==> flow/design.v <==
module n_delay #(
    parameter  int unsigned Latency    = 1,
    parameter  int unsigned Width      = 8,
    localparam int unsigned LatencyMin = Latency == 0 ? 1 : Latency
) (
    input  logic                        clk_i,
    input  logic                        en_i,
    input  logic                        rst_ni,
    input  logic [           Width-1:0] data_i,
    output logic [           Width-1:0] data_o,
    output logic [LatencyMin*Width-1:0] buffer_o
);
  logic [(Latency+1)-1:0][Width-1:0] buffer_temp;
  assign buffer_temp[0] = data_i;
  assign data_o = buffer_temp[(Latency+1)-1];
  for (genvar n = 0; n < Latency; n++) begin : gen_buffer
    always_ff @(posedge clk_i)
      if (!rst_ni) buffer_temp[n+1] <= '0;
      else if (en_i) buffer_temp[n+1] <= buffer_temp[n];
  end
  if (Latency == 0) assign buffer_o = data_i;
  else if (Latency == 1) assign buffer_o = buffer_temp[0];
  else assign buffer_o = buffer_temp[Latency-1:0];
endmodule
(* use_dsp = "yes" *)
module integer_multiplier #(
    parameter  int unsigned WidthX  = 4,
    parameter  int unsigned WidthK  = 8,
    parameter  int unsigned Latency = 1,
    localparam int unsigned WidthY  = WidthX + WidthK
) (
    input  logic                     clk_i,
    input  logic                     rst_ni,
    input  logic                     en_i,
    input  logic signed [WidthX-1:0] x_i,
    input  logic signed [WidthK-1:0] k_i,
    output logic signed [WidthY-1:0] y_o
);
  logic signed [WidthY-1:0] temp_mul;
  always_ff @(posedge clk_i)
    if (!rst_ni) temp_mul <= '0;
    else if (en_i) temp_mul <= $signed(x_i) * $signed(k_i);
  n_delay #(
      .Latency(Latency - 1),
      .Width  (WidthY)
  ) i_mac_delay (
      .clk_i   (clk_i),
      .en_i    (en_i),
      .rst_ni  (rst_ni),
      .data_i  (temp_mul),
      .data_o  (y_o),
      .buffer_o()
  );
endmodule
(* use_dsp = "yes" *)
module minifloat_multiplier #(
    parameter  int unsigned ExpWidthX   = 4,
    parameter  int unsigned ExpWidthK   = 4,
    parameter  int unsigned ManWidthX   = 3,
    parameter  int unsigned ManWidthK   = 3,
    parameter  int unsigned Latency     = 1,
    localparam int unsigned WidthX      = 1 + ExpWidthX + ManWidthX,
    localparam int unsigned WidthK      = 1 + ExpWidthK + ManWidthK,
    localparam int unsigned ManWidthMax = ((ManWidthX > ManWidthK) ? ManWidthX : ManWidthK),
    localparam int unsigned ExpWidthMax = ((ExpWidthX > ExpWidthK) ? ExpWidthX : ExpWidthK),
    localparam int unsigned WidthY      = 2 * (ManWidthMax + (2 ** ExpWidthMax))
) (
    input  logic                     clk_i,
    input  logic                     rst_ni,
    input  logic                     en_i,
    input  logic        [WidthX-1:0] x_i,
    input  logic        [WidthK-1:0] k_i,
    output logic signed [WidthY-1:0] y_o
);
  logic sign_x, sign_k;
  logic [ExpWidthX-1:0] exp_x;
  logic [ExpWidthK-1:0] exp_k;
  logic [ManWidthX-1:0] man_x;
  logic [ManWidthK-1:0] man_k;
  logic norm_x, norm_k;
  logic [(ManWidthX+1)-1:0] ext_man_x;   
  logic [(ManWidthK+1)-1:0] ext_man_k;   
  logic signed [(ManWidthX-1)+2:0] signed_man_x;   
  logic signed [(ManWidthK-1)+2:0] signed_man_k;   
  logic signed [WidthY-1:0] fixed_product;
  always_comb begin
    {sign_x, exp_x, man_x} = x_i;
    {sign_k, exp_k, man_k} = k_i;
    {norm_x, norm_k} = {|exp_x, |exp_k};
    ext_man_x = {norm_x, man_x};   
    ext_man_k = {norm_k, man_k};   
    signed_man_x = sign_x ? -ext_man_x : ext_man_x;   
    signed_man_k = sign_k ? -ext_man_k : ext_man_k;   
    fixed_product = ($signed(signed_man_x) * $signed(signed_man_k)) <<
        ($unsigned({1'b0, exp_x} + {1'b0, exp_k}) - $unsigned(norm_x) - $unsigned(norm_k));
  end
  logic signed [WidthY-1:0] temp_mul;
  always_ff @(posedge clk_i) begin
    if (!rst_ni) temp_mul <= '0;
    else if (en_i) temp_mul <= fixed_product;
  end
  n_delay #(
      .Latency(Latency - 1),
      .Width  (WidthY)
  ) i_mac_delay (
      .clk_i   (clk_i),
      .en_i    (en_i),
      .rst_ni  (rst_ni),
      .data_i  (temp_mul),
      .data_o  (y_o),
      .buffer_o()
  );
endmodule
module acc #(
    parameter int unsigned WidthX  = 4,
    parameter int unsigned WidthY  = 16,
    parameter int unsigned Latency = 1
) (
    input  logic                     clk_i,
    input  logic                     rst_ni,
    input  logic                     en_i,
    input  logic                     x_valid_i,
    input  logic                     first_i,
    input  logic signed [WidthX-1:0] x_i,
    output logic signed [WidthY-1:0] y_o
);
  logic signed [WidthY-1:0] temp_acc;
  always_ff @(posedge clk_i)
    if (!rst_ni) temp_acc <= '0;
    else if (en_i && x_valid_i) begin
      temp_acc <= WidthY'($signed(x_i)) + $signed(first_i ? WidthY'(0) : temp_acc);
    end
  n_delay #(
      .Latency(Latency - 1),
      .Width  (WidthY)
  ) i_mac_delay (
      .clk_i   (clk_i),
      .en_i    (en_i),
      .rst_ni  (rst_ni),
      .data_i  (temp_acc),
      .data_o  (y_o),
      .buffer_o()
  );
endmodule
module tri_buffer #(
    parameter int unsigned Width = 8,
    parameter int unsigned Size  = 4
) (
    input  logic                       clk_i,
    input  logic                       rst_ni,
    input  logic                       en_i,
    input  logic [Size-1:0][Width-1:0] x_i,
    output logic [Size-1:0][Width-1:0] y_o
);
  logic signed [Size-1:0][Size-1:0][Width-1:0] buffer;  
  assign buffer[0] = x_i;   
  for (genvar row = 1; row < Size; row++) begin : gen_row   
    for (genvar col = row; col < Size; col++) begin : gen_col   
      always_ff @(posedge clk_i)
        if (!rst_ni) buffer[row][col] <= 0;
        else if (en_i) buffer[row][col] <= buffer[row-1][col];
    end
  end
  for (genvar col = 0; col < Size; col++) begin : gen_output   
    assign y_o[col] = buffer[col][col];   
  end
endmodule
module axis_sa #(
    parameter int unsigned LatencyMul = 1,
    parameter int unsigned LatencyAcc = 1,
    parameter int unsigned Rows = 4,
    parameter int unsigned Cols = 8,
    parameter int unsigned WidthY = 16,   
    parameter int unsigned MacType = 0,   
    parameter int unsigned WidthX = 4,
    parameter int unsigned WidthK = 8,
    parameter int unsigned ExpWidthX = 4,
    parameter int unsigned ExpWidthK = 4,
    parameter int unsigned ManWidthX = 3,
    parameter int unsigned ManWidthK = 3,
    parameter int unsigned WidthM = WidthX + WidthK,   
    localparam int unsigned FpWidthX = 1 + ExpWidthX + ManWidthX,
    localparam int unsigned FpWidthK = 1 + ExpWidthK + ManWidthK,
    localparam int unsigned ManWidthMax = ((ManWidthX > ManWidthK) ? ManWidthX : ManWidthK),
    localparam int unsigned ExpWidthMax = ((ExpWidthX > ExpWidthK) ? ExpWidthX : ExpWidthK),
    localparam int unsigned FpWidthM = 2 * (ManWidthMax + (2 ** ExpWidthMax)),
    localparam int unsigned DiagLen = (Rows + Cols) - 1,
    localparam int unsigned ActualWidthX = (MacType == 0) ? WidthX : FpWidthX,
    localparam int unsigned ActualWidthK = (MacType == 0) ? WidthK : FpWidthK,
    localparam int unsigned ActualWidthM = (MacType == 0) ? WidthY : FpWidthM
) (
    input  logic                              clk_i,
    input  logic                              rst_ni,
    input  logic                              s_valid_i,
    input  logic                              s_last_i,
    input  logic                              m_ready_i,
    output logic                              s_ready_o,
    output logic                              m_valid_o,
    output logic                              m_last_o,
    input  logic [Rows-1:0][ActualWidthX-1:0] sx_data_i,
    input  logic [Cols-1:0][ActualWidthK-1:0] sk_data_i,
    output logic [Rows-1:0][      WidthY-1:0] m_data_o
);
  logic en_mac, en_shift;
  logic [Rows-1:0][ActualWidthX-1:0] xi_delayed;
  logic [Cols-1:0][ActualWidthK-1:0] ki_delayed, sk_reversed;
  logic [Rows-1:0][Cols-1:0][ActualWidthX-1:0] xi;
  logic [Rows-1:0][Cols-1:0][ActualWidthK-1:0] ki;
  logic [Rows-1:0][Cols-1:0][ActualWidthM-1:0] mo;
  logic [Rows-1:0][Cols-1:0][WidthY-1:0] ao, ro;
  logic [DiagLen-1:0] r_valid, r_last, r_copy, r_clear, conflict, a_valid, m_first;
  logic [LatencyMul+LatencyAcc+DiagLen-1:0] valid, vlast;
  assign en_mac   = !(|conflict);  
  assign en_shift = r_valid[DiagLen-1] && m_ready_i;   
  logic busy, s_fire;
  assign s_ready_o = en_mac && !busy;
  assign s_fire = s_valid_i && s_ready_o;
  always_ff @(posedge clk_i)
    if (!rst_ni) busy <= 1'b0;
    else if (s_fire && s_last_i) busy <= 1'b1;
    else if (m_valid_o && m_ready_i && m_last_o) busy <= 1'b0;
  for (genvar c = 0; c < Cols; c++) assign sk_reversed[c] = sk_data_i[Cols-1-c];
  tri_buffer #(
      .Width(ActualWidthX),
      .Size (Rows)
  ) i_tri_x (
      .clk_i (clk_i),
      .rst_ni(rst_ni),
      .en_i  (en_mac),
      .x_i   (sx_data_i),
      .y_o   (xi_delayed)
  );
  tri_buffer #(
      .Width(ActualWidthK),
      .Size (Cols)
  ) i_tri_k (
      .clk_i (clk_i),
      .rst_ni(rst_ni),
      .en_i  (en_mac),
      .x_i   (sk_reversed),
      .y_o   (ki_delayed)
  );
  n_delay #(
      .Latency(LatencyMul + LatencyAcc + DiagLen),
      .Width  (1)
  ) i_valid (
      .clk_i   (clk_i),
      .en_i    (en_mac),
      .rst_ni  (rst_ni),
      .data_i  (s_valid_i && !busy),
      .data_o  (),
      .buffer_o(valid)
  );
  n_delay #(
      .Latency(LatencyMul + LatencyAcc + DiagLen),
      .Width  (1)
  ) i_vlast (
      .clk_i   (clk_i),
      .en_i    (en_mac),
      .rst_ni  (rst_ni),
      .data_i  (s_valid_i && !busy && s_last_i),
      .data_o  (),
      .buffer_o(vlast)
  );
  for (genvar r = 0; r < Rows; r++) begin
    for (genvar c = 0; c < Cols; c++) begin
      if (c == 0) assign xi[r][c] = xi_delayed[r];
      else   
        always_ff @(posedge clk_i)
          if (!rst_ni) xi[r][c] <= '0;
          else if (en_mac) xi[r][c] <= xi[r][c-1];
      if (r == 0) assign ki[r][c] = ki_delayed[c];
      else   
        always_ff @(posedge clk_i)
          if (!rst_ni) ki[r][c] <= '0;
          else if (en_mac) ki[r][c] <= ki[r-1][c];
    end
  end
  for (genvar r = 0; r < Rows; r++) begin : MR
    for (genvar c = 0; c < Cols; c++) begin : MC
      if (MacType == 0) begin
        logic signed [WidthM-1:0] mul_y;
        assign mo[r][c] = ActualWidthM'(mul_y);
        integer_multiplier #(
            .WidthX (WidthX),
            .WidthK (WidthK),
            .Latency(LatencyMul)
        ) MUL (
            .clk_i (clk_i),
            .rst_ni(rst_ni),
            .en_i  (en_mac),
            .x_i   (xi[r][c]),
            .k_i   (ki[r][c]),
            .y_o   (mul_y)
        );
      end else begin
        minifloat_multiplier #(
            .ExpWidthX(ExpWidthX),
            .ExpWidthK(ExpWidthK),
            .ManWidthX(ManWidthX),
            .ManWidthK(ManWidthK),
            .Latency  (LatencyMul)
        ) MUL (
            .clk_i (clk_i),
            .rst_ni(rst_ni),
            .en_i  (en_mac),
            .x_i   (xi[r][c]),
            .k_i   (ki[r][c]),
            .y_o   (mo[r][c])
        );
      end
    end
  end
  for (genvar d = 0; d < DiagLen; d++) begin
    always_ff @(posedge clk_i)
      if (!rst_ni) m_first[d] <= 1'b1;
      else if (valid[LatencyMul+d]) m_first[d] <= vlast[LatencyMul+d];
  end
  for (genvar r = 0; r < Rows; r++) begin : AR
    for (genvar c = 0; c < Cols; c++) begin : AC
      localparam d = (r + c);
      acc #(
          .WidthX (ActualWidthM),
          .WidthY (WidthY),
          .Latency(LatencyAcc)
      ) ACC (
          .clk_i    (clk_i),
          .rst_ni   (rst_ni),
          .en_i     (en_mac),
          .x_valid_i(valid[LatencyMul+d]),
          .first_i  (m_first[d]),
          .x_i      (mo[r][c]),
          .y_o      (ao[r][c])
      );
    end
  end
  for (genvar d = 0; d < DiagLen; d++) begin
    if (d == 0) assign r_last[0] = r_valid[0];
    else
      always_ff @(posedge clk_i)
        if (!rst_ni) r_last[d] <= 0;
        else if (en_shift)
          if ((d >= (Cols - 1)) && m_last_o)
            r_last[d] <= 0;   
          else r_last[d] <= r_last[d-1];   
    always_ff @(posedge clk_i)
      if (!rst_ni) a_valid[d] <= 0;
      else if (en_mac) a_valid[d] <= vlast[LatencyMul+LatencyAcc+d-1];
    assign conflict [d] = a_valid[d]  &&  r_valid[d];  
    assign r_copy   [d] = a_valid[d]  && !r_valid[d];  
    assign r_clear[d] = en_shift && r_last[d];   
    always_ff @(posedge clk_i)
      if (!rst_ni) r_valid[d] <= 0;
      else if ((d >= (Cols - 1)) && en_shift && m_last_o)
        r_valid[d] <= 0;   
      else if (r_copy[d]) r_valid[d] <= 1;
      else if (r_clear[d]) r_valid[d] <= 0;
  end
  for (genvar r = 0; r < Rows; r++) begin
    for (genvar c = 0; c < Cols; c++) begin
      if (c == 0) begin
        always_ff @(posedge clk_i)
          if (!rst_ni) ro[r][0] <= '0;
          else if (r_copy[(r + 0)]) ro[r][0] <= ao[r][0];
      end else begin
        always_ff @(posedge clk_i)
          if (!rst_ni) ro[r][c] <= '0;
          else if (r_copy[(r + c)]) ro[r][c] <= ao[r][c];
          else if (en_shift) ro[r][c] <= ro[r][c-1];
      end
    end
  end
  assign m_valid_o = r_valid[DiagLen-1];
  assign m_last_o  = r_last[Cols-1];
  for (genvar r = 0; r < Rows; r++) assign m_data_o[r] = ro[r][Cols-1];
endmodule
module sa_top (
    input  logic          clk_i,
    input  logic          rst_ni,
    input  logic          s_valid_i,
    input  logic          s_last_i,
    input  logic          m_ready_i,
    output logic          s_ready_o,
    output logic          m_valid_o,
    output logic          m_last_o,
    input  logic [ 15:0]  sx_data_i,
    input  logic [ 63:0]  sk_data_i,
    output logic [ 63:0]  m_data_o
);
  axis_sa #(
      .LatencyMul(1),
      .LatencyAcc(1),
      .Rows      (4),
      .Cols      (8),
      .WidthY    (16),
      .MacType   (0),
      .WidthX    (4),
      .WidthK    (8)
  ) i_sa (
      .clk_i    (clk_i),
      .rst_ni   (rst_ni),
      .s_valid_i(s_valid_i),
      .s_last_i (s_last_i),
      .m_ready_i(m_ready_i),
      .s_ready_o(s_ready_o),
      .m_valid_o(m_valid_o),
      .m_last_o (m_last_o),
      .sx_data_i(sx_data_i),
      .sk_data_i(sk_data_i),
      .m_data_o (m_data_o)
  );
endmodule
==> flow/run.sh <==
#!/bin/bash
# the make line also repeats each setting of config.mk as NAME=value (left out here)
make -C /OpenROAD-flow-scripts/flow DESIGN_CONFIG=/design/flow/config.mk WORK_HOME=/design/flow/orfs CLKGATE_MAP_FILE= finish
==> flow/config.mk <==
export PLATFORM = sky130hd
export DESIGN_NAME = sa_top
export DESIGN_NICKNAME = sa_top
export VERILOG_FILES = /design/flow/design.v
export SDC_FILE = /design/flow/constraint.sdc
export NUM_CORES = 4
export LEC_CHECK = 0
export CAP_MARGIN = 20
export CELL_PAD_IN_SITES_DETAIL_PLACEMENT = 2
export CELL_PAD_IN_SITES_GLOBAL_PLACEMENT = 2
export CORE_ASPECT_RATIO = 0.62
export CORE_MARGIN = 8
export CORE_UTILIZATION = 45
export CTS_CLUSTER_DIAMETER = 319
export CTS_CLUSTER_SIZE = 42
export GPL_TIMING_DRIVEN = 0
export HOLD_SLACK_MARGIN = -0.01
export MAX_ROUTING_LAYER = met4
export PLACE_DENSITY = 0.56
export SETUP_SLACK_MARGIN = -0.22
export SLEW_MARGIN = 0
==> flow/constraint.sdc <==
create_clock -name core_clock -period 2.51 [get_ports {clk_i}]
set_input_delay 0.5020 -clock core_clock [delete_from_list [all_inputs] [get_ports {clk_i}]]
set_output_delay 0.5020 -clock core_clock [all_outputs]
set_load 0.01 [all_outputs]
==> metrics.yaml, run 1 <==
status: "aborted with a tool error"
haltStage: "clock tree synthesis (4_1_cts)"
error_line: "[ERROR DPL-0033] detailed placement checks failed during check placement."
synth_chip_area_um2: 131000
most_common_cell: "nand2_1"
syn_inst: 16300
common_cells: "3719 x nand2_1, 2013 x dfxtp_1, 1690 x a21oi_1"
ys_warn_count: 9
yosys-top-cells-area: "dfxtp_1 31%, ha_1 11%, nand2_1 11%"
dp_cells: 20300
fp.dieH_um: 441
enable_flop_cells: 0
fp_util: 0.451
ios: 152
yosys.area_share.xor_xnor: 0.0418
dp_hpwl_um: 596000
chip_area_um2: 309000
numSynthFlops: 2013
core_area_um2: 291000
synthTopLogicFamily: "simple AND/OR/NAND/NOR gates"
gp_congestion: 1.02
yosys_cells: 16300
io_buffers: 151
compound_area_frac: 0.162
synthFlopType: "dfxtp_1"
simple_gate_share: 0.234
synth_area_um2: 131000
fp_nets: 18000
synth.mux.area_fraction: 0.00469
yosys.stat.seqShare: 0.307
top_area_cell: "dfxtp_1"
postSynthAreaPerCell_um2: 8.06
top_cell_area_share: 0.307
ys_sh_adder: 0.195
synthArstFlopShare: 0
die_w_um: 701
yosysUniqueCellTypes: 84
rows: 156
==> stage by stage <==
stage | setup TNS [ns] | util | setup WS, ns | cell area (µm²)
3_5_place_dp | -2927.77 | 0.483 | -2.45 | 140000
3_3_place_gp | -5368.69 | 0.480 | -4.81 | 140000
2_1_floorplan | -164.04 | - | -1.19 | 133000
==> run 2, diff against run 1 <==
Settings changed: CELL_PAD_IN_SITES_DETAIL_PLACEMENT 2 to not set, CORE_ASPECT_RATIO 0.62 to 1.14, CORE_MARGIN 8 to 2, CORE_UTILIZATION 45 to 34, CTS_CLUSTER_DIAMETER 319 to not set, CTS_CLUSTER_SIZE 42 to not set, GPL_TIMING_DRIVEN 0 to not set, HOLD_SLACK_MARGIN -0.01 to not set, MAX_ROUTING_LAYER met4 to met5, SETUP_SLACK_MARGIN -0.22 to not set, SLEW_MARGIN 0 to 20.
Clock period 2.51 ns to 6.91 ns, I/O delays scaled along.
==> run 2 against run 1 <==
Effect of this change: die size up 26%; the run now finishes clean; synthesized cell count unchanged; synthesized area unchanged.
==> metrics.yaml, run 2 <==
gr-total-overflow: 0
vdd_drop_max_mv: 0.147
area_growth_pct: 10.7
power_clock_uw: 14300
yosys-top-cells-area: "dfxtp_1 31%, ha_1 11%, nand2_1 11%"  # unchanged
wirelength_um: 430000
max_freq_mhz: 202
cts_resized: 0
worstHoldStart: "i_sa.i_tri_k.buffer[190]"
worstRegToRegCells: 15
synth_area_um2: 131000  # unchanged
worstPathMaxFanout: 10
max_stage_delay_ns: 0.68
r2r_end: "i_sa.MR[1].MC[0].genblk1.MUL.temp_mul[11]"
cts_made_buffers: 266
clock_latency_ns: 0.93
report.power.total_uw: 27700
crit_required_ns: 7.70
synthTopLogicFamily: "simple AND/OR/NAND/NOR gates"  # unchanged
hold_viol_final: 0
setup_tns_ns: 0
p_clk_frac: 0.518
pg_seq_uw: 12000
first_pass_iters: 5
top_area_cell: "dfxtp_1"  # unchanged
grt_setup_unrepaired: "no"
ys_warn_count: 9  # unchanged
path_common_cell: "fa_1"
whs_path_depth: 2
yosys_cells: 16300  # unchanged
yosys.stat.seqShare: 0.307  # unchanged
most_common_cell: "nand2_1"  # unchanged
gp_congestion: 0.824  # was 1.02
fin_nets: 17600
simple_gate_share: 0.234  # unchanged
syn_inst: 16300  # unchanged
internal_power_uw: 20900
enable_flop_cells: 0  # unchanged
sequentialPowerShare: 0.434
yosys.area_share.xor_xnor: 0.0418  # unchanged
cpMaxStageDelayCell: "clkdlybuf4s50_1"
status: "no timing/DRC/antenna violations"  # was aborted with a tool error
critPathArrivalTime_ns: 5.73
vias: 108000
grt_pass1_vias: 110000
combPwrFrac: 0.048
cp_cell_sequence: "clkdlybuf4s50_1, nand2_1, fa_1, fa_1, inv_1, fa_1, ha_1, fa_1, a21o_1, a21oi_1, o21bai_1, a21oi_1, o21bai_1, a21oi_1, xnor2_1, a211oi_1"
ios: 152  # unchanged
maxPowerGroup: "the clock network"
place_ws_ns: 1.14  # was -2.45 ns
warnings: 93
htreeDepth: 5
cts-root-buf: "clkbuf_16"
ys_sh_adder: 0.195  # unchanged
drc: 0
grt_max_degree: 167
crit_type: "primary input to flip-flop"
vias_per_cell: 5.10
fp_util: 0.341  # was 0.451
yosysUniqueCellTypes: 84  # unchanged
rows: 243  # was 156
setup_violations: 0
ff2ff_setup_slack_ns: 2.61
track_usage: 0.217
io_buffers: 151  # unchanged
p_sw_uw: 6820
hold_end: "i_sa.i_tri_k.buffer[254]"
p_per_area_nw_per_um2: 191
synth_chip_area_um2: 131000  # unchanged
cts-hold-fix-buffers: 0
swShare: 0.246
postSynthAreaPerCell_um2: 8.06  # unchanged
common_cells: "3719 x nand2_1, 2013 x dfxtp_1, 1690 x a21oi_1"  # unchanged
chip_area_um2: 391000  # was 309000 µm²
drt-wirelength-per-cell_um: 20.3
fillers: 39900
tightest_slew_ns: 1.02
crit_cells: 16
cp-endpoint: "i_sa.MR[0].MC[0].genblk1.MUL.temp_mul[11]"
min_period_over_period: 0.715
die_w_um: 586  # was 701 µm
top_cell_area_share: 0.307  # unchanged
reg2reg_from: "i_sa.i_tri_x.buffer[23]"
crit_buf_inv: 2
clock_path_buffers: 4
power.leakage_uw: 0.0596
core_area_um2: 384000  # was 291000 µm²
clock-sinks: 2013
ant_nets: 0
synthArstFlopShare: 0  # unchanged
critical_path.endpoint_type: "flip-flop"
dp_hpwl_um: 313000  # was 596000 µm
slew_violations: 0
fp_nets: 18000  # unchanged
cts_tree: "done"
finalWorstSetupSlack_ns: 1.97
maxCapViolations: 0
first_iter_violations: 4979
skew_ns: 0.0532
synthFlopType: "dfxtp_1"  # unchanged
fp.dieH_um: 667  # was 441 µm
cp-startpoint: "sx_data_i[2]"
numSynthFlops: 2013  # unchanged
slew_headroom: 0.319
start_kind: "primary input"
clkSlewWorstSetupHoldPaths_ns: 0.06
powerComb_uw: 1340
compound_area_frac: 0.162  # unchanged
hold_path_class: "flip-flop to flip-flop"
cts_setup_buffers: 0
synth.mux.area_fraction: 0.00469  # unchanged
final.min_clock_period_ns: 4.94
critical-path-top-delay-family: "adder cells"
grt_antenna_before_repair: 8
grt_pass1_wl_um: 665000
[run 2: metrics by stage]
| stage | area [µm²] | instances | util | hold slack, ns |
|---|---|---|---|---|
| 5_1_grt | 145000 | 21200 | 0.378 | 0.466 |
| 3_3_place_gp | 136000 | 20700 | 0.355 | 0.439 |
| 2_1_floorplan | 131000 | 16300 | - | 0.432 |
| 4_1_cts | 145000 | 21200 | 0.378 | 0.455 |
| 6_report | 145000 | 21200 | 0.378 | 0.451 |
| 3_5_place_dp | 136000 | 20700 | 0.355 | 0.447 |
[run 2: area by class of cell]
cell class | count | area (µm²) | area share
multi-input combinational | 12500 | 83700 | 0.577
inverter | 782 | 2940 | 0.0203
clock buffer | 374 | 7780 | 0.0536
antenna | 5 | 12.5 | 0.0000862
sequential | 2013 | 40300 | 0.278
tap | 5145 | 6440 | 0.0444
clock inverter | 94 | 1120 | 0.00770
timing repair buffer | 283 | 2820 | 0.0194
[run 2: routing by layer]
metal	global-route usage	share of wire	vias up
met4	0.0428	0.019	0
met1	0.280	0.46	52500
met2	0.389	0.50	1220
li1	-	-	53900
met3	0.0206	0.026	410
met5	0	0	-
==> run 3, diff against run 2 <==
Settings changed: CAP_MARGIN 20 to 0, CELL_PAD_IN_SITES_GLOBAL_PLACEMENT 2 to not set, CORE_ASPECT_RATIO 1.14 to not set, CORE_UTILIZATION 34 to 72, CTS_CLUSTER_DIAMETER set to 28, CTS_CLUSTER_SIZE set to 46, MAX_ROUTING_LAYER met5 to not set, PLACE_DENSITY 0.56 to not set, PLACE_DENSITY_LB_ADDON set to 0.0, SETUP_SLACK_MARGIN set to 0.93.
Clock period 6.91 ns to 3.18 ns, I/O delays scaled along.
==> run 3 against run 2 <==
Effect of this change: now fails the layout checks on negative setup slack; non-clock buffer count rose by 1182; clock-buffer cell count rose by 184; first-iteration DRC count rose to 3.6 times the previous value; largest power group unchanged.
==> metrics.yaml, run 3 <==
status: "finished with violations"  # was no timing/DRC/antenna violations
so.violations: "negative setup slack"
internal_power_uw: 60500  # was 20900 µW
vias: 133000  # was 108000
clock-sinks: 2013  # unchanged
power.leakage_uw: 0.0703  # was 0.0596 µW
grt_setup_unrepaired: "yes"  # was no
dp_cells: 18800  # was 20700
synthFlopType: "dfxtp_1"  # unchanged
whs_ns: 0.0993  # was 0.451 ns
yosys_cells: 16300  # unchanged
track_usage: 0.435  # was 0.217
vdd_drop_max_mv: 0.735  # was 0.147 mV
path_common_cell: "a21oi_2"  # was fa_1
io_buffers: 151  # unchanged
ff2ff_setup_slack_ns: -0.93  # was 2.61 ns
top_cell_area_share: 0.307  # unchanged
top_area_cell: "dfxtp_1"  # unchanged
skew_ns: 0.0556  # was 0.0532 ns
grt_antenna_before_repair: 11  # was 8
clock_path_buffers: 4  # unchanged
swShare: 0.240  # was 0.246
cp-startpoint: "i_sa.i_tri_k.buffer[145]"  # was sx_data_i[2]
worstHoldStart: "sx_data_i[2]"  # was i_sa.i_tri_k.buffer[190]
min_period_over_period: 1.29  # was 0.715
max_stage_delay_ns: 0.66  # was 0.68 ns
setup_tns_ns: -80.29  # was 0 ns
vias_per_cell: 6.68  # was 5.10
rows: 156  # was 243
critical-path-top-delay-family: "adder cells"  # unchanged
design_area_um2: 165000  # was 145000 µm²
chip_area_um2: 185000  # was 391000 µm²
synth_area_um2: 131000  # unchanged
final_cells: 20000  # was 21200
slew_headroom: 0.173  # was 0.319
crit_buf_inv: 1  # was 2
hold_path_class: "primary input to flip-flop"  # was flip-flop to flip-flop
grt_max_degree: 197  # was 167
synth_chip_area_um2: 131000  # unchanged
ys_sh_adder: 0.195  # unchanged
crit_required_ns: 4.10  # was 7.70 ns
compound_area_frac: 0.162  # unchanged
yosys.area_share.xor_xnor: 0.0418  # unchanged
setup_violations: 197  # was 0
crit_cells: 15  # was 16
start_kind: "flip-flop"  # was primary input
simple_gate_share: 0.234  # unchanged
numSynthFlops: 2013  # unchanged
ys_warn_count: 9  # unchanged
r2r_end: "i_sa.MR[0].MC[2].genblk1.MUL.temp_mul[11]"  # was i_sa.MR[1].MC[0].genblk1.MUL.temp_mul[11]
powerComb_uw: 3970  # was 1340 µW
synthArstFlopShare: 0  # unchanged
p_sw_uw: 19100  # was 6820 µW
cp_cell_sequence: "nand2_1, fa_1, fa_1, inv_2, fa_2, ha_4, fa_2, a21o_1, a21oi_2, o21bai_1, a21oi_2, o21bai_1, a21oi_2, xnor2_1, a211oi_1"  # was clkdlybuf4s50_1, nand2_1, fa_1, fa_1, inv_1, fa_1, ha_1, fa_1, a21o_1, a21oi_1, o21bai_1, a21oi_1, o21bai_1, a21oi_1, xnor2_1, a211oi_1
dp_hpwl_um: 270000  # was 313000 µm
most_common_cell: "nand2_1"  # unchanged
p_clk_frac: 0.623  # was 0.518
dpl-instance-area_um2: 141000  # was 136000 µm²
power_clock_uw: 49600  # was 14300 µW
first_iter_violations: 17900  # was 4979
p_per_area_nw_per_um2: 482  # was 191 nW/µm²
first_pass_iters: 9  # was 5
htreeDepth: 5  # unchanged
enable_flop_cells: 0  # unchanged
finalWorstSetupSlack_ns: -0.931  # was 1.97 ns
wirelength_um: 477000  # was 430000 µm
maxCapViolations: 0  # unchanged
fp.dieH_um: 431  # was 667 µm
grt_pass1_vias: 127000  # was 110000
cts-hold-fix-buffers: 0  # unchanged
critical_path.endpoint_type: "flip-flop"  # unchanged
postSynthAreaPerCell_um2: 8.06  # unchanged
worstRegToRegCells: 15  # unchanged
drc: 0  # unchanged
yosys.stat.seqShare: 0.307  # unchanged
cpMaxStageDelayCell: "fa_1"  # was clkdlybuf4s50_1
die_w_um: 431  # was 586 µm
final.min_clock_period_ns: 4.11
critPathArrivalTime_ns: 5.03  # was 5.73 ns
pg_seq_uw: 26000  # was 12000 µW
utilization: 0.914  # was 0.378
gp_congestion: 0.955  # was 0.824
synth.mux.area_fraction: 0.00469  # unchanged
max_freq_mhz: 243
warnings: 46  # was 93
hold_viol_final: 0  # unchanged
area_growth_pct: 26.0  # was 10.7%
worstPathMaxFanout: 2  # was 10
cp-endpoint: "i_sa.MR[0].MC[2].genblk1.MUL.temp_mul[11]"  # was i_sa.MR[0].MC[0].genblk1.MUL.temp_mul[11]
drt-wirelength-per-cell_um: 23.9  # was 20.3 µm
clock_latency_ns: 1.03  # was 0.93 ns
fp_util: 0.725  # was 0.341
cts-root-buf: "clkbuf_16"  # unchanged
gr-total-overflow: 0  # unchanged
combPwrFrac: 0.050  # was 0.048
grt_pass1_wl_um: 660000  # was 665000 µm
common_cells: "3719 x nand2_1, 2013 x dfxtp_1, 1690 x a21oi_1"  # unchanged
cts_tree: "done"  # unchanged
synthTopLogicFamily: "simple AND/OR/NAND/NOR gates"  # unchanged
cts_made_buffers: 465  # was 266
maxPowerGroup: "the clock network"  # unchanged
fp_nets: 18000  # unchanged
crit_type: "flip-flop to flip-flop"  # was primary input to flip-flop
yosysUniqueCellTypes: 84  # unchanged
hold_end: "i_sa.xi[6]"  # was i_sa.i_tri_k.buffer[254]
yosys-top-cells-area: "dfxtp_1 31%, ha_1 11%, nand2_1 11%"  # unchanged
reg2reg_from: "i_sa.i_tri_k.buffer[145]"  # was i_sa.i_tri_x.buffer[23]
ant_nets: 0  # unchanged
core_area_um2: 181000  # was 384000 µm²
sequentialPowerShare: 0.327  # was 0.434
whs_path_depth: 4  # was 2
fin_nets: 19000  # was 17600
ios: 152  # unchanged
syn_inst: 16300  # unchanged
clkSlewWorstSetupHoldPaths_ns: 0.05  # was 0.06 ns
tightest_slew_ns: 1.24  # was 1.02 ns
slew_violations: 0  # unchanged
run 3: cell type report:
type / instances / area [µm²]
Multi-Input combinational cell: 12500 / 89100
Sequential cell: 2013 / 40500
Fill cell: 7136 / 15500
Timing Repair Buffer: 1465 / 13400
Clock buffer: 558 / 12500
Clock inverter: 294 / 3730
Tap cell: 2370 / 2970
Inverter: 782 / 2950
Antenna cell: 2 / 5.00
run 3: repair_timing:
item,in CTS,in global routing
gates cloned,0,11
pin swaps,260,498
setup buffers,134,165
endpoints found under the setup margin,1493,1500
resized,389,783
run 3: stage by stage:
stage	setup WS [ns]	total power, µW
6_report	-0.931	79600
5_1_grt	-0.972	80900
4_1_cts	-0.739	78600
3_5_place_dp	-1.29	29700
3_3_place_gp	-1.30	29500
2_1_floorplan	-0.622	28400
run 3: metal layers:
layer,vias to the layer above,global-route usage,part of all wire,wire (µm)
met3,3521,0.0716,0.11,52900
li1,56800,-,-,-
met5,-,0,0.00015,73
met4,10,0.289,0.097,46300
met2,10200,0.729,0.45,215000
met1,62700,0.516,0.34,163000
==> run 4, diff against run 3 <==
Settings changed: CAP_MARGIN 0 to 5, CELL_PAD_IN_SITES_DETAIL_PLACEMENT set to 1, CORE_UTILIZATION 72 to 59, CTS_CLUSTER_DIAMETER 28 to not set, CTS_CLUSTER_SIZE 46 to not set, MIN_ROUTING_LAYER set to met1, PLACE_DENSITY_LB_ADDON 0.0 to 0.05, SETUP_SLACK_MARGIN 0.93 to 0.56.
Clock period 3.18 ns to 3.09 ns, I/O delays scaled along.
==> run 4 against run 3 <==
Effect of this change: the flow now stops in global routing (5_1_grt); synthesized cell count did not move; synthesized area did not move; die size up 22%.
==> metrics.yaml, run 4 <==
gp_congestion: 0.904  # was 0.955
simple_gate_share: 0.234  # unchanged
yosys.stat.seqShare: 0.307  # unchanged
core_area_um2: 222000  # was 181000 µm²
syn_inst: 16300  # unchanged
yosys.area_share.xor_xnor: 0.0418  # unchanged
synthArstFlopShare: 0  # unchanged
cts_made_buffers: 218  # was 465
fp_nets: 18000  # unchanged
status: "aborted with a tool error"  # was finished with violations
rows: 173  # was 156
synthFlopType: "dfxtp_1"  # unchanged
most_common_cell: "nand2_1"  # unchanged
yosysUniqueCellTypes: 84  # unchanged
gr-total-overflow: 107
top_area_cell: "dfxtp_1"  # unchanged
synth.mux.area_fraction: 0.00469  # unchanged
cts-hold-fix-buffers: 0  # unchanged
track_usage: 0.782
ys_warn_count: 9  # unchanged
cts-root-buf: "clkbuf_16"  # unchanged
clock-sinks: 2013  # unchanged
common_cells: "3719 x nand2_1, 2013 x dfxtp_1, 1690 x a21oi_1"  # unchanged
top_cell_area_share: 0.307  # unchanged
compound_area_frac: 0.162  # unchanged
die_w_um: 475  # was 431 µm
synth_chip_area_um2: 131000  # unchanged
synth_area_um2: 131000  # unchanged
ys_sh_adder: 0.195  # unchanged
haltStage: "global routing (5_1_grt)"
dp_hpwl_um: 368000  # was 270000 µm
dp_cells: 19500  # was 18800
io_buffers: 151  # unchanged
error_line: "[ERROR GRT-0116] Global routing finished with congestion. Check the congestion regions in the DRC Viewer."
place_ws_ns: -1.54  # was -1.29 ns
postSynthAreaPerCell_um2: 8.06  # unchanged
htreeDepth: 4  # was 5
enable_flop_cells: 0  # unchanged
synthTopLogicFamily: "simple AND/OR/NAND/NOR gates"  # unchanged
numSynthFlops: 2013  # unchanged
fp.dieH_um: 475  # was 431 µm
ios: 152  # unchanged
yosys_cells: 16300  # unchanged
clock_path_buffers: 3  # was 4
yosys-top-cells-area: "dfxtp_1 31%, ha_1 11%, nand2_1 11%"  # unchanged
chip_area_um2: 226000  # was 185000 µm²
fp_util: 0.591  # was 0.725
run 4: through the flow:
| step | hold slack [ns] | area, µm² |
|---|---|---|
| after detailed placement | 0.447 | 143000 |
| after floorplan | 0.422 | 133000 |
| after CTS | 0.0113 | 154000 |
| after global placement | 0.433 | 143000 |
run 4: metal layers:
layer | global-route usage | overflow
met1 | 0.762 | 0
met2 | 0.952 | 27
met5 | 0.313 | 1
met3 | 0.629 | 9
met4 | 0.820 | 70
run 4: timing repair:
| item | CTS |
|---|---|
| hold endpoints to repair | 0 |
| pin swaps | 245 |
| setup endpoints to repair | 1405 |
| gates resized | 442 |
| buffers inserted | 107 |
==> run 5, diff against run 4 <==
Settings changed: ABC_AREA set to 1, CAP_MARGIN 5 to 20, CELL_PAD_IN_SITES_DETAIL_PLACEMENT 1 to not set, CELL_PAD_IN_SITES_GLOBAL_PLACEMENT set to 0, CORE_ASPECT_RATIO set to 1.14, CORE_UTILIZATION 59 to 65, CTS_CLUSTER_DIAMETER set to 57, MAX_ROUTING_LAYER set to met4, MIN_ROUTING_LAYER met1 to not set, PLACE_DENSITY_LB_ADDON 0.05 to not set, SETUP_SLACK_MARGIN 0.56 to not set, TNS_END_PERCENT set to 5.
Clock period 3.09 ns to 5.1 ns, I/O delays scaled along.
==> run 5 against run 4 <==
Effect of this change: the run now finishes clean; die size shrank 5.8%; synthesized cell count grew 21%; synthesized area grew 3.7%.
==> metrics.yaml, run 5 <==
ff2ff_setup_slack_ns: 0.81
compound_area_frac: 0.169  # was 0.162
max_freq_mhz: 226
synth.mux.area_fraction: 0  # was 0.00469
cp-endpoint: "s_ready_o"
grt_antenna_before_repair: 6
first_iter_violations: 9310
top_cell_area_share: 0.296  # was 0.307
maxPowerGroup: "registers"
fp.dieH_um: 492  # was 475 µm
reg2reg_from: "i_sa.i_tri_x.buffer[43]"
fin_nets: 21000
synthTopLogicFamily: "simple AND/OR/NAND/NOR gates"  # unchanged
combPwrFrac: 0.063
worstPathMaxFanout: 32
yosys_cells: 19600  # was 16300
yosys-top-cells-area: "dfxtp_1 30%, nand2_1 10%, ha_1 10%"  # was dfxtp_1 31%, ha_1 11%, nand2_1 11%
p_sw_uw: 8830
synthFlopType: "dfxtp_1"  # unchanged
cts_made_buffers: 218  # unchanged
finalWorstSetupSlack_ns: 0.669
critPathArrivalTime_ns: 3.41
max_stage_delay_ns: 0.63
crit_type: "flip-flop to output port"
clkSlewWorstSetupHoldPaths_ns: 0.06
top_area_cell: "dfxtp_1"  # unchanged
min_period_over_period: 0.869
dpl-instance-area_um2: 138000  # was 143000 µm²
ios: 152  # unchanged
slew_headroom: 0.193
clock_latency_ns: 0.89
critical_path.endpoint_type: "output port"
common_cells: "3743 x nand2_1, 2826 x inv_1, 2358 x o21ai_0"  # was 3719 x nand2_1, 2013 x dfxtp_1, 1690 x a21oi_1
first_pass_iters: 6
internal_power_uw: 26300
vias_per_cell: 5.59
area_growth_pct: 7.20
drc: 0
power_clock_uw: 16400
slew_violations: 0
most_common_cell: "nand2_1"  # unchanged
cts_tree: "done"
yosys.stat.seqShare: 0.296  # was 0.307
gp_congestion: 0.958  # was 0.904
tightest_slew_ns: 1.20
r2r_end: "i_sa.MR[2].MC[0].genblk1.MUL.temp_mul[11]"
cts-hold-fix-buffers: 0  # unchanged
cp_cell_sequence: "nand2_1, nand3_1, nor2_1, nand2_8, nor2_1, clkdlybuf4s50_1"
design_area_um2: 146000
numSynthFlops: 2013  # unchanged
hold_end: "i_sa.ro[277]"
yosysUniqueCellTypes: 35  # was 84
use_met3: 0.0364
enable_flop_cells: 0  # unchanged
worstHoldStart: "i_sa.AR[2].AC[1].ACC.temp_acc[5]"
crit_buf_inv: 1
report.power.total_uw: 35100
setup_tns_ns: 0
sequentialPowerShare: 0.472
gr-total-overflow: 0
cpMaxStageDelayCell: "clkdlybuf4s50_1"
final.min_clock_period_ns: 4.43
synth_chip_area_um2: 136000  # was 131000 µm²
drt-wirelength-per-cell_um: 17.2
hold_viol_final: 0
cp-startpoint: "i_sa.r_valid[10]"
track_usage: 0.366
skew_ns: 0.0332
vias: 123000
simple_gate_share: 0.212  # was 0.234
status: "no timing/DRC/antenna violations"  # was aborted with a tool error
wirelength_um: 380000
critical-path-top-delay-family: "simple AND/OR/NAND/NOR gates"
pg_seq_uw: 16600
crit_required_ns: 4.08
io_buffers: 151  # unchanged
place_ws_ns: 0.314  # was -1.54 ns
fp_nets: 21400  # was 18000
whs_path_depth: 2
clock_path_buffers: 3  # unchanged
utilization: 0.700
grt_max_degree: 177
chip_area_um2: 213000  # was 226000 µm²
maxCapViolations: 0
synthArstFlopShare: 0  # unchanged
use_met1: 0.434
start_kind: "flip-flop"
power.leakage_uw: 0.0750
ys_sh_adder: 0.188  # was 0.195
syn_inst: 19600  # was 16300
powerComb_uw: 2200
warnings: 65
cts_setup_buffers: 0  # was 107
vdd_drop_max_mv: 0.278
rows: 179  # was 173
fp_util: 0.653  # was 0.591
p_clk_frac: 0.466
die_w_um: 432  # was 475 µm
setup_violations: 0
hold_path_class: "flip-flop to flip-flop"
path_common_cell: "nor2_1"
crit_cells: 6
grt_pass1_wl_um: 613000
core_area_um2: 208000  # was 222000 µm²
swShare: 0.251
dp_hpwl_um: 282000  # was 368000 µm
p_per_area_nw_per_um2: 241
grt_busiest_layer: "met2"
grt_pass1_vias: 118000
htreeDepth: 4  # unchanged
cts-root-buf: "clkbuf_16"  # unchanged
fillers: 18500
postSynthAreaPerCell_um2: 6.92  # was 8.06 µm²
ys_warn_count: 9  # unchanged
yosys.area_share.xor_xnor: 0.0259  # was 0.0418
synth_area_um2: 136000  # was 131000 µm²
grt_setup_unrepaired: "no"
worstRegToRegCells: 17
grt.met2_usage: 0.612
clock-sinks: 2013  # unchanged
ant_nets: 0
cts_resized: 0  # was 442
run 5: final cells by class:
type | instances | area, µm² | area share
Antenna cell | 8 | 20.0 | 0.000137
Clock buffer | 293 | 6150 | 0.0422
Clock inverter | 105 | 1240 | 0.00852
Inverter | 2853 | 10700 | 0.0736
Multi-Input combinational cell | 13800 | 81000 | 0.556
Sequential cell | 2013 | 40300 | 0.277
Tap cell | 2715 | 3400 | 0.0233
Timing Repair Buffer | 287 | 2890 | 0.0198
run 5: metal layers:
metal  wire, µm  part of all wire
met1     155000              0.41
met2     181000              0.48
met3      20800             0.055
met4      23100             0.061
met5          0                 0
run 5: stage by stage:
stage | std cells | hold WS [ns]
4_1_cts | 22100 | 0.443
6_report | 22100 | 0.451
3_3_place_gp | 21700 | 0.445
5_1_grt | 22100 | 0.465
3_5_place_dp | 21700 | 0.449
2_1_floorplan | 19600 | 0.439
==> run 6, diff against run 5 <==
Settings changed: ABC_AREA 1 to not set, CELL_PAD_IN_SITES_GLOBAL_PLACEMENT 0 to not set, CORE_ASPECT_RATIO 1.14 to not set, CORE_UTILIZATION 65 to 71, CTS_CLUSTER_DIAMETER 57 to not set, CTS_CLUSTER_SIZE set to 37, MAX_ROUTING_LAYER met4 to not set, PLACE_DENSITY set to 0.6, TNS_END_PERCENT 5 to not set.
Clock period 5.1 ns to 3.49 ns, I/O delays scaled along.
==> run 6 against run 5 <==
Effect of this change: the layout now fails its checks (negative setup slack); routed wire length rose by 0.12%; largest power group is now the clock network; synthesized cell count is 17% lower; via count shrank 4.3%; non-clock buffer count is 827 higher; critical endpoint is now i_sa.MR[2].MC[5].genblk1.MUL.temp_mul[11]; clock power up 48%.
==> metrics.yaml, run 6 <==
synth_area_um2: 131000  # was 136000 µm²
slew_violations: 0  # unchanged
most_common_cell: "nand2_1"  # unchanged
worstRegToRegCells: 16  # was 17
wl_met3_um: 28100  # was 20800 µm
die_w_um: 434  # was 432 µm
routed-wl-met2_um: 179000  # was 181000 µm
compound_area_frac: 0.162  # was 0.169
htreeDepth: 4  # unchanged
so.violations: "negative setup slack"
cts_tree: "done"  # unchanged
first_pass_iters: 7  # was 6
yosys.area_share.xor_xnor: 0.0418  # was 0.0259
dp_cells: 18700  # was 21700
clock-sinks: 2013  # unchanged
final.min_clock_period_ns: 3.91
simple_gate_share: 0.234  # was 0.212
powerComb_uw: 3220  # was 2200 µW
drt-wirelength-per-cell_um: 19.8  # was 17.2 µm
combPwrFrac: 0.063  # about the same
gp_congestion: 0.947  # was 0.958
critical-path-top-delay-family: "adder cells"  # was simple AND/OR/NAND/NOR gates
core_area_um2: 183000  # was 208000 µm²
max_stage_delay_ns: 0.56  # was 0.63 ns
yosys_cells: 16300  # was 19600
rows: 157  # was 179
dp_hpwl_um: 269000  # was 282000 µm
maxPowerGroup: "the clock network"  # was registers
cp-endpoint: "i_sa.MR[2].MC[5].genblk1.MUL.temp_mul[11]"  # was s_ready_o
yosysUniqueCellTypes: 84  # was 35
reg2reg_from: "i_sa.xi[86]"  # was i_sa.i_tri_x.buffer[43]
cp_cell_sequence: "nand2_2, fa_1, fa_1, fa_2, inv_2, ha_4, inv_2, fa_2, nor2b_1, o21ai_1, a21boi_2, o21ai_2, a21boi_2, o21a_1, or3_1, a311oi_1"  # was nand2_1, nand3_1, nor2_1, nand2_8, nor2_1, clkdlybuf4s50_1
synthArstFlopShare: 0  # unchanged
drc: 0  # unchanged
grt_pass1_vias: 117000  # was 118000
min_period_over_period: 1.12  # was 0.869
utilization: 0.823  # was 0.700
fp_nets: 18000  # was 21400
cts-hold-fix-buffers: 0  # unchanged
grt_max_degree: 144  # was 177
hold_path_class: "primary input to flip-flop"  # was flip-flop to flip-flop
track_usage: 0.390  # was 0.366
numSynthFlops: 2013  # unchanged
worstPathMaxFanout: 2  # was 32
warnings: 40  # was 65
io_buffers: 151  # unchanged
fin_nets: 18400  # was 21000
power.leakage_uw: 0.0636  # was 0.0750 µW
slew_headroom: 0.277  # was 0.193
fp.dieH_um: 434  # was 492 µm
antenna_cells: 0  # was 8
vias: 118000  # was 123000
worstHoldStart: "rst_ni"  # was i_sa.AR[2].AC[1].ACC.temp_acc[5]
cts-root-buf: "clkbuf_16"  # unchanged
finalWorstSetupSlack_ns: -0.420  # was 0.669 ns
ant_nets: 0  # unchanged
postSynthAreaPerCell_um2: 8.06  # was 6.92 µm²
wirelength_um: 381000  # was 380000 µm
sequentialPowerShare: 0.463  # was 0.472
ff2ff_setup_slack_ns: -0.42  # was 0.81 ns
clkSlewWorstSetupHoldPaths_ns: 0.06  # about the same
grt_pass1_wl_um: 599000  # was 613000 µm
ys_sh_adder: 0.195  # was 0.188
hold_end: "i_sa.m_first[8]"  # was i_sa.ro[277]
status: "finished with violations"  # was no timing/DRC/antenna violations
start_kind: "flip-flop"  # unchanged
synthFlopType: "dfxtp_1"  # unchanged
yosys.stat.seqShare: 0.307  # was 0.296
pg_seq_uw: 23600  # was 16600 µW
area_growth_pct: 15.0  # was 7.20%
critical_path.endpoint_type: "flip-flop"  # was output port
p_per_area_nw_per_um2: 338  # was 241 nW/µm²
power_clock_uw: 24200  # was 16400 µW
yosys-top-cells-area: "dfxtp_1 31%, ha_1 11%, nand2_1 11%"  # was dfxtp_1 30%, nand2_1 10%, ha_1 10%
syn_inst: 16300  # was 19600
chip_area_um2: 188000  # was 213000 µm²
cpMaxStageDelayCell: "fa_1"  # was clkdlybuf4s50_1
final_cells: 19200  # was 22100
grt_antenna_before_repair: 4  # was 6
clock_path_buffers: 3  # unchanged
internal_power_uw: 38800  # was 26300 µW
r2r_end: "i_sa.MR[2].MC[5].genblk1.MUL.temp_mul[11]"  # was i_sa.MR[2].MC[0].genblk1.MUL.temp_mul[11]
crit_cells: 16  # was 6
p_sw_uw: 12100  # was 8830 µW
highest_layer: "met5"  # was met4
enable_flop_cells: 0  # unchanged
grt_setup_unrepaired: "yes"  # was no
cts_made_buffers: 214  # was 218
top_cell_area_share: 0.307  # was 0.296
maxCapViolations: 0  # unchanged
crit_buf_inv: 2  # was 1
cp-startpoint: "i_sa.xi[86]"  # was i_sa.r_valid[10]
synthTopLogicFamily: "simple AND/OR/NAND/NOR gates"  # unchanged
ios: 152  # unchanged
crit_type: "flip-flop to flip-flop"  # was flip-flop to output port
synth_chip_area_um2: 131000  # was 136000 µm²
top_area_cell: "dfxtp_1"  # unchanged
p_clk_frac: 0.474  # was 0.466
common_cells: "3719 x nand2_1, 2013 x dfxtp_1, 1690 x a21oi_1"  # was 3743 x nand2_1, 2826 x inv_1, 2358 x o21ai_0
skew_ns: 0.0344  # was 0.0332 ns
swShare: 0.238  # was 0.251
wl_met1_um: 152000  # was 155000 µm
critPathArrivalTime_ns: 4.69  # was 3.41 ns
tightest_slew_ns: 1.08  # was 1.20 ns
synth.mux.area_fraction: 0.00469  # was 0
max_freq_mhz: 256
whs_path_depth: 2  # unchanged
ys_warn_count: 9  # unchanged
vdd_drop_max_mv: 0.428  # was 0.278 mV
gr-total-overflow: 0  # unchanged
fp_util: 0.715  # was 0.653
setup_violations: 76  # was 0
clock_latency_ns: 0.89  # about the same
vias_per_cell: 6.14  # was 5.59
first_iter_violations: 10600  # was 9310
crit_required_ns: 4.27  # was 4.08 ns
hold_viol_final: 0  # unchanged
[run 6: repair_timing]
item / 4_1_cts / 5_1_grt
pin swaps: 268 / 396
setup endpoints to repair: 107 / 145
gates resized: 263 / 488
setup buffers: 99 / 96
cloned: 0 / 1
[run 6: per-stage QoR]
step	cell area [µm²]	setup slack, ns	hold slack (ns)	total power, µW	TNS (ns)
6_report	151000	-0.420	0.168	51000	-12.72
3_3_place_gp	139000	-1.06	0.437	26900	-11.09
5_1_grt	151000	-0.570	0.145	52200	-26.71
2_1_floorplan	132000	-0.375	0.425	25900	-4.53
3_5_place_dp	139000	-1.01	0.441	27000	-18.86
4_1_cts	148000	-0.369	0.124	50800	-9.18
[run 6: layout make-up]
cell class / instances / area, µm²
Multi-Input combinational cell: 12500 / 86800
Sequential cell: 2013 / 40500
Fill cell: 11700 / 32500
Timing Repair Buffer: 1114 / 9990
Clock buffer: 299 / 6260
Tap cell: 2464 / 3080
Inverter: 782 / 2950
Clock inverter: 97 / 1190
[run 6: metal layers]
metal  vias up  track usage
li1      55400            -
met1     56800        0.490
met2      4791        0.653
met3      1170       0.0571
met4         4        0.202
met5         -            0
==> run 7, diff against run 6 <==
Settings changed: ABC_AREA set to 1, CAP_MARGIN 20 to 25, CELL_PAD_IN_SITES_DETAIL_PLACEMENT set to 2, CELL_PAD_IN_SITES_GLOBAL_PLACEMENT set to 0, CORE_ASPECT_RATIO set to 0.62, CORE_MARGIN 2 to 8, CORE_UTILIZATION 71 to 45, CTS_CLUSTER_DIAMETER set to 319, CTS_CLUSTER_SIZE 37 to 42, GPL_TIMING_DRIVEN set to 1, HOLD_SLACK_MARGIN set to -0.01, MAX_ROUTING_LAYER set to met5, PLACE_DENSITY 0.6 to 0.56, SLEW_MARGIN 20 to 0.
Clock period 3.49 ns to 2.51 ns, I/O delays scaled along.
==> run 7 against run 6 <==
Effect of this change: the flow now stops in detailed placement (3_5_place_dp); synthesized cell count is 21% higher; synthesized area is 3.7% higher; die size up 70%.
==> metrics.yaml, run 7 <==
synthTopLogicFamily: "simple AND/OR/NAND/NOR gates"  # unchanged
synth_chip_area_um2: 136000  # was 131000 µm²
compound_area_frac: 0.169  # was 0.162
enable_flop_cells: 0  # unchanged
io_buffers: 151  # unchanged
haltStage: "detailed placement (3_5_place_dp)"
top_cell_area_share: 0.296  # was 0.307
simple_gate_share: 0.212  # was 0.234
synth_area_um2: 136000  # was 131000 µm²
fp_util: 0.451  # was 0.715
core_area_um2: 302000  # was 183000 µm²
fp.dieH_um: 449  # was 434 µm
error_line: "[ERROR DPL-0033] detailed placement checks failed during check placement."
synthFlopType: "dfxtp_1"  # unchanged
postSynthAreaPerCell_um2: 6.92  # was 8.06 µm²
gp_congestion: 0.906  # was 0.947
die_w_um: 714  # was 434 µm
ys_warn_count: 9  # unchanged
synth.mux.area_fraction: 0  # was 0.00469
yosysUniqueCellTypes: 35  # was 84
yosys-top-cells-area: "dfxtp_1 30%, nand2_1 10%, ha_1 10%"  # was dfxtp_1 31%, ha_1 11%, nand2_1 11%
fp_nets: 21400  # was 18000
syn_inst: 19600  # was 16300
most_common_cell: "nand2_1"  # unchanged
top_area_cell: "dfxtp_1"  # unchanged
chip_area_um2: 320000  # was 188000 µm²
yosys.area_share.xor_xnor: 0.0259  # was 0.0418
ios: 152  # unchanged
rows: 159  # was 157
synthArstFlopShare: 0  # unchanged
ys_sh_adder: 0.188  # was 0.195
yosys_cells: 19600  # was 16300
status: "aborted with a tool error"  # was finished with violations
common_cells: "3743 x nand2_1, 2826 x inv_1, 2358 x o21ai_0"  # was 3719 x nand2_1, 2013 x dfxtp_1, 1690 x a21oi_1
yosys.stat.seqShare: 0.296  # was 0.307
numSynthFlops: 2013  # unchanged
==> run 7: per-stage QoR <==
step	instance area, µm²	TNS, ns	total power, µW	hold slack (ns)
after floorplan	138000	-133.19	37100	0.439
after global placement	156000	-168.58	39800	0.446
==> run 8, diff against run 7 <==
Settings changed: ABC_AREA 1 to not set, CAP_MARGIN 25 to 20, CELL_PAD_IN_SITES_DETAIL_PLACEMENT 2 to not set, CORE_ASPECT_RATIO 0.62 to 1.14, CORE_MARGIN 8 to 2, CORE_UTILIZATION 45 to 72, CTS_CLUSTER_DIAMETER 319 to 51, CTS_CLUSTER_SIZE 42 to 52, GPL_TIMING_DRIVEN 1 to not set, HOLD_SLACK_MARGIN -0.01 to not set, PLACE_DENSITY 0.56 to 0.36, SETUP_SLACK_MARGIN set to 1.03, SLEW_MARGIN 0 to 20, TNS_END_PERCENT set to 5.
Clock period 2.51 ns to 3.58 ns, I/O delays scaled along.
==> run 8 against run 7 <==
Effect of this change: the layout now fails its checks (negative setup slack); synthesized area down 3.6%; synthesized cell count fell by 17%; die size decreased by 42%.
==> metrics.yaml, run 8 <==
fillers: 11800
chip_area_um2: 186000  # was 320000 µm²
hold_end: "i_sa.m_first[8]"
design_area_um2: 148000
numSynthFlops: 2013  # unchanged
gr-total-overflow: 0
ant_nets: 0
first_pass_iters: 9
slew_headroom: 0.264
place_ws_ns: -1.14
slew_violations: 0
skew_ns: 0.0457
sequentialPowerShare: 0.488
worstPathMaxFanout: 2
enable_flop_cells: 0  # unchanged
power.leakage_uw: 0.0623
gp_congestion: 0.958  # was 0.906
clock-sinks: 2013
track_usage: 0.390
ys_sh_adder: 0.195  # was 0.188
crit_required_ns: 4.37
cpMaxStageDelayCell: "fa_1"
tightest_slew_ns: 1.10
grt_max_degree: 137
path_common_cell: "fa_1"
cts-hold-fix-buffers: 0
cp-startpoint: "i_sa.xi[77]"
fp.dieH_um: 460  # was 449 µm
hold_path_class: "primary input to flip-flop"
synth_area_um2: 131000  # was 136000 µm²
critical_path.endpoint_type: "flip-flop"
final.min_clock_period_ns: 3.92
yosys.area_share.xor_xnor: 0.0418  # was 0.0259
setup_violations: 59
clkSlewWorstSetupHoldPaths_ns: 0.08
status: "finished with violations"  # was aborted with a tool error
htreeDepth: 4
rows: 167  # was 159
compound_area_frac: 0.162  # was 0.169
pg_seq_uw: 23000
postSynthAreaPerCell_um2: 8.06  # was 6.92 µm²
power_clock_uw: 21100
yosys-top-cells-area: "dfxtp_1 31%, ha_1 11%, nand2_1 11%"  # was dfxtp_1 30%, nand2_1 10%, ha_1 10%
cts_tree: "done"
synth_chip_area_um2: 131000  # was 136000 µm²
whs_ns: 0.222
drt-wirelength-per-cell_um: 19.9
yosys.stat.seqShare: 0.307  # was 0.296
fp_nets: 18000  # was 21400
swShare: 0.264
top_area_cell: "dfxtp_1"  # unchanged
yosys_cells: 16300  # was 19600
crit_buf_inv: 2
dp_hpwl_um: 272000
clock_path_buffers: 3
vias_per_cell: 6.19
max_stage_delay_ns: 0.50
hold_viol_final: 0
ys_warn_count: 9  # unchanged
dpl-instance-area_um2: 138000
core_area_um2: 181000  # was 302000 µm²
ff2ff_setup_slack_ns: -0.34
die_w_um: 404  # was 714 µm
vias: 117000
maxCapViolations: 0
syn_inst: 16300  # was 19600
first_iter_violations: 10500
most_common_cell: "nand2_1"  # unchanged
synthTopLogicFamily: "simple AND/OR/NAND/NOR gates"  # unchanged
grt_antenna_before_repair: 11
reg2reg_from: "i_sa.xi[77]"
worstRegToRegCells: 16
max_freq_mhz: 255
cp-endpoint: "i_sa.MR[2].MC[3].genblk1.MUL.temp_mul[11]"
grt_pass1_wl_um: 589000
maxPowerGroup: "registers"
grt_pass1_vias: 115000
p_clk_frac: 0.448
powerComb_uw: 3010
finalWorstSetupSlack_ns: -0.344
vdd_drop_max_mv: 0.588
drc: 0
yosysUniqueCellTypes: 84  # was 35
crit_type: "flip-flop to flip-flop"
combPwrFrac: 0.064
warnings: 50
so.violations: "negative setup slack"
p_sw_uw: 12500
whs_path_depth: 2
area_growth_pct: 12.8
logic_area_um2: 86000
r2r_end: "i_sa.MR[2].MC[3].genblk1.MUL.temp_mul[11]"
clock_latency_ns: 0.88
synth.mux.area_fraction: 0.00469  # was 0
synthArstFlopShare: 0  # unchanged
min_period_over_period: 1.10
regArea_um2: 40500
wirelength_um: 377000
synthFlopType: "dfxtp_1"  # unchanged
simple_gate_share: 0.234  # was 0.212
start_kind: "flip-flop"
p_per_area_nw_per_um2: 319
critPathArrivalTime_ns: 4.71
utilization: 0.815
internal_power_uw: 34700
cts_made_buffers: 172
common_cells: "3719 x nand2_1, 2013 x dfxtp_1, 1690 x a21oi_1"  # was 3743 x nand2_1, 2826 x inv_1, 2358 x o21ai_0
cp_cell_sequence: "nand2_2, fa_1, fa_1, inv_1, fa_1, ha_2, inv_2, fa_2, nor2b_2, o21ai_2, a21boi_1, o21ai_1, a21boi_1, o21a_1, o21ai_2, a311oi_2"
fin_nets: 18200
grt_setup_unrepaired: "yes"
cts-root-buf: "clkbuf_16"
crit_cells: 16
worstHoldStart: "rst_ni"
fp_util: 0.723  # was 0.451
ios: 152  # unchanged
io_buffers: 151  # unchanged
critical-path-top-delay-family: "adder cells"
top_cell_area_share: 0.307  # was 0.296
-- run 8: routing by layer --
metal	vias up	share of wire	wire [µm]	GRT usage
met3	1278	0.069	25800	0.0519
li1	55000	-	-	-
met5	-	0.00022	81	0
met1	56100	0.38	143000	0.460
met4	10	0.069	25800	0.246
met2	4804	0.48	182000	0.670
-- run 8: area by class of cell --
class / count / area share
sequential: 2013 / 0.274
clock inverter: 130 / 0.0121
antenna: 4 / 0.0000677
timing repair buffer: 997 / 0.0613
inverter: 782 / 0.0199
tap: 2366 / 0.0200
clock buffer: 191 / 0.0314
multi-input combinational: 12500 / 0.581
-- run 8: metrics by stage --
stage          TNS (ns)  cells  total power, µW
6_report          -6.77  19000            47200
4_1_cts           -5.76  18900            47100
2_1_floorplan     -6.14  16300            25200
3_5_place_dp     -17.21  18500            26300
3_3_place_gp     -10.53  18500            26200
5_1_grt          -18.60  19000            48400
-- run 8: what timing repair did --
item	in CTS	in global routing
cloned	0	0
gates resized	347	321
setup buffers	63	28
endpoints found under the setup margin	1100	1113
hold endpoints to repair	0	0
pin swaps	308	235
==> run 9, diff against run 8 <==
Settings changed: CELL_PAD_IN_SITES_GLOBAL_PLACEMENT 0 to 1, CORE_UTILIZATION 72 to 63, CTS_CLUSTER_DIAMETER 51 to not set, CTS_CLUSTER_SIZE 52 to not set, PLACE_DENSITY 0.36 to not set, SETUP_SLACK_MARGIN 1.03 to not set, TNS_END_PERCENT 5 to not set.
Clock period 3.58 ns to 3.42 ns, I/O delays scaled along.
==> run 9 against run 8 <==
Effect of this change: the layout still fails its checks (negative setup slack); maximum frequency is 1.5% higher; utilization is 8.1 points lower; clock skew is 0.011 ns lower; global-route usage shrank 4.3 points; largest power group is now the clock network; sequential power is 5% higher; via count decreased by 1.7%; synthesized area unchanged; clock power up 17%; largest cell class unchanged; register-to-register slack worse by 0.10 ns; non-clock buffer count grew 180.
==> metrics.yaml, run 9 <==
crit_type: "flip-flop to flip-flop"  # unchanged
warnings: 40  # was 50
wirelength_um: 379000  # was 377000 µm
grt_antenna_before_repair: 4  # was 11
powerComb_uw: 3240  # was 3010 µW
maxPowerGroup: "the clock network"  # was registers
ys_sh_adder: 0.195  # unchanged
worstPathMaxFanout: 5  # was 2
gr-total-overflow: 0  # unchanged
ant_nets: 0  # unchanged
vias: 115000  # was 117000
reg2reg_from: "i_sa.xi[78]"  # was i_sa.xi[77]
crit_required_ns: 4.21  # was 4.37 ns
numSynthFlops: 2013  # unchanged
ff2ff_setup_slack_ns: -0.45  # was -0.34 ns
yosys-top-cells-area: "dfxtp_1 31%, ha_1 11%, nand2_1 11%"  # unchanged
fp_nets: 18000  # unchanged
fp_util: 0.634  # was 0.723
synthTopLogicFamily: "simple AND/OR/NAND/NOR gates"  # unchanged
clkSlewWorstSetupHoldPaths_ns: 0.06  # was 0.08 ns
io_buffers: 151  # unchanged
logic_area_um2: 86900  # was 86000 µm²
cp-endpoint: "i_sa.MR[2].MC[3].genblk1.MUL.temp_mul[11]"  # unchanged
hold_path_class: "primary input to flip-flop"  # unchanged
min_period_over_period: 1.13  # was 1.10
finalWorstSetupSlack_ns: -0.445  # was -0.344 ns
fillers: 16000  # was 11800
swShare: 0.238  # was 0.264
slew_violations: 0  # unchanged
synth_area_um2: 131000  # unchanged
internal_power_uw: 39600  # was 34700 µW
vdd_drop_max_mv: 0.419  # was 0.588 mV
yosysUniqueCellTypes: 84  # unchanged
regArea_um2: 40500  # about the same
fin_nets: 18400  # was 18200
start_kind: "flip-flop"  # unchanged
hold_viol_final: 0  # unchanged
top_area_cell: "dfxtp_1"  # unchanged
combPwrFrac: 0.062  # was 0.064
ios: 152  # unchanged
crit_buf_inv: 1  # was 2
area_growth_pct: 15.8  # was 12.8%
worstRegToRegCells: 14  # was 16
first_pass_iters: 6  # was 9
clock_path_buffers: 3  # unchanged
grt_pass1_vias: 114000  # was 115000
fp.dieH_um: 491  # was 460 µm
enable_flop_cells: 0  # unchanged
so.violations: "negative setup slack"  # unchanged
critical_path.endpoint_type: "flip-flop"  # unchanged
status: "finished with violations"  # unchanged
yosys.stat.seqShare: 0.307  # unchanged
maxCapViolations: 0  # unchanged
synthFlopType: "dfxtp_1"  # unchanged
critPathArrivalTime_ns: 4.65  # was 4.71 ns
max_stage_delay_ns: 0.57  # was 0.50 ns
final.min_clock_period_ns: 3.87  # was 3.92 ns
crit_cells: 14  # was 16
compound_area_frac: 0.162  # unchanged
cpMaxStageDelayCell: "fa_1"  # unchanged
setup_violations: 91  # was 59
yosys.area_share.xor_xnor: 0.0418  # unchanged
cts-root-buf: "clkbuf_16"  # unchanged
synth.mux.area_fraction: 0.00469  # unchanged
drt-wirelength-per-cell_um: 19.4  # was 19.9 µm
cts_tree: "done"  # unchanged
grt_setup_unrepaired: "yes"  # unchanged
report.power.total_uw: 51900  # was 47200 µW
p_sw_uw: 12400  # was 12500 µW
tightest_slew_ns: 1.05  # was 1.10 ns
htreeDepth: 4  # unchanged
most_common_cell: "nand2_1"  # unchanged
pg_seq_uw: 24100  # was 23000 µW
drc: 0  # unchanged
vias_per_cell: 5.90  # was 6.19
power.leakage_uw: 0.0642  # was 0.0623 µW
track_usage: 0.347  # was 0.390
cts_made_buffers: 212  # was 172
power_clock_uw: 24600  # was 21100 µW
place_ws_ns: -1.21  # was -1.14 ns
whs_ns: 0.0906  # was 0.222 ns
whs_path_depth: 3  # was 2
die_w_um: 431  # was 404 µm
core_area_um2: 207000  # was 181000 µm²
synthArstFlopShare: 0  # unchanged
sequentialPowerShare: 0.465  # was 0.488
p_per_area_nw_per_um2: 342  # was 319 nW/µm²
skew_ns: 0.0351  # was 0.0457 ns
dp_hpwl_um: 279000  # was 272000 µm
gp_congestion: 0.948  # was 0.958
clock-sinks: 2013  # unchanged
hold_end: "i_sa.ki[64]"  # was i_sa.m_first[8]
p_clk_frac: 0.473  # was 0.448
simple_gate_share: 0.234  # unchanged
postSynthAreaPerCell_um2: 8.06  # unchanged
clock_latency_ns: 0.89  # was 0.88 ns
grt_busiest_layer: "met2"  # unchanged
slew_headroom: 0.301  # was 0.264
first_iter_violations: 7902  # was 10500
grt_max_degree: 147  # was 137
grt_pass1_wl_um: 597000  # was 589000 µm
utilization: 0.734  # was 0.815
synth_chip_area_um2: 131000  # unchanged
max_freq_mhz: 259  # was 255 MHz
r2r_end: "i_sa.MR[2].MC[3].genblk1.MUL.temp_mul[11]"  # unchanged
cp-startpoint: "i_sa.xi[78]"  # was i_sa.xi[77]
cp_cell_sequence: "buf_6, and2_4, fa_1, fa_1, ha_1, ha_1, nor2b_1, o21ai_1, a21boi_1, o21ai_1, a21boi_1, o21a_1, or3_1, a311oi_1"  # was nand2_2, fa_1, fa_1, inv_1, fa_1, ha_2, inv_2, fa_2, nor2b_2, o21ai_2, a21boi_1, o21ai_1, a21boi_1, o21a_1, o21ai_2, a311oi_2
use_met3: 0.0382  # was 0.0519
ys_warn_count: 9  # unchanged
common_cells: "3719 x nand2_1, 2013 x dfxtp_1, 1690 x a21oi_1"  # unchanged
yosys_cells: 16300  # unchanged
worstHoldStart: "sk_data_i[56]"  # was rst_ni
top_cell_area_share: 0.307  # unchanged
syn_inst: 16300  # unchanged
grt.met2_usage: 0.598  # was 0.670
chip_area_um2: 212000  # was 186000 µm²
critical-path-top-delay-family: "adder cells"  # unchanged
rows: 178  # was 167
use_met1: 0.421  # was 0.460
==> run 9: layout make-up <==
class | instances | share of cell area
multi-input combinational | 12500 | 0.573
sequential | 2013 | 0.267
timing repair buffer | 1177 | 0.0694
clock buffer | 296 | 0.0410
tap | 2700 | 0.0223
inverter | 782 | 0.0194
clock inverter | 97 | 0.00805
antenna | 5 | 0.0000825
==> run 9: through the flow <==
stage                     setup TNS (ns)  std cells  instance area [µm²]
after floorplan                    -6.92      16300               132000
after CTS                         -15.87      19500               150000
after global routing              -31.95      19500               152000
final                             -16.49      19500               152000
after detailed placement          -27.65      19000               140000
after global placement            -19.03      19000               140000
==> run 9: what timing repair did <==
action                                  CTS  global route
pin swaps                               335           359
gates resized                           371           376
hold buffers                              0             0
endpoints found under the setup margin  129           157
setup buffers                           145            72
==> run 9: metal layers <==
layer	vias to the layer above	wire length, µm
li1	55500	-
met1	55600	153000
met2	3278	183000
met3	902	19400
met4	4	23400
met5	-	27
No activity file was given, so power comes from the tool's default toggle rates.
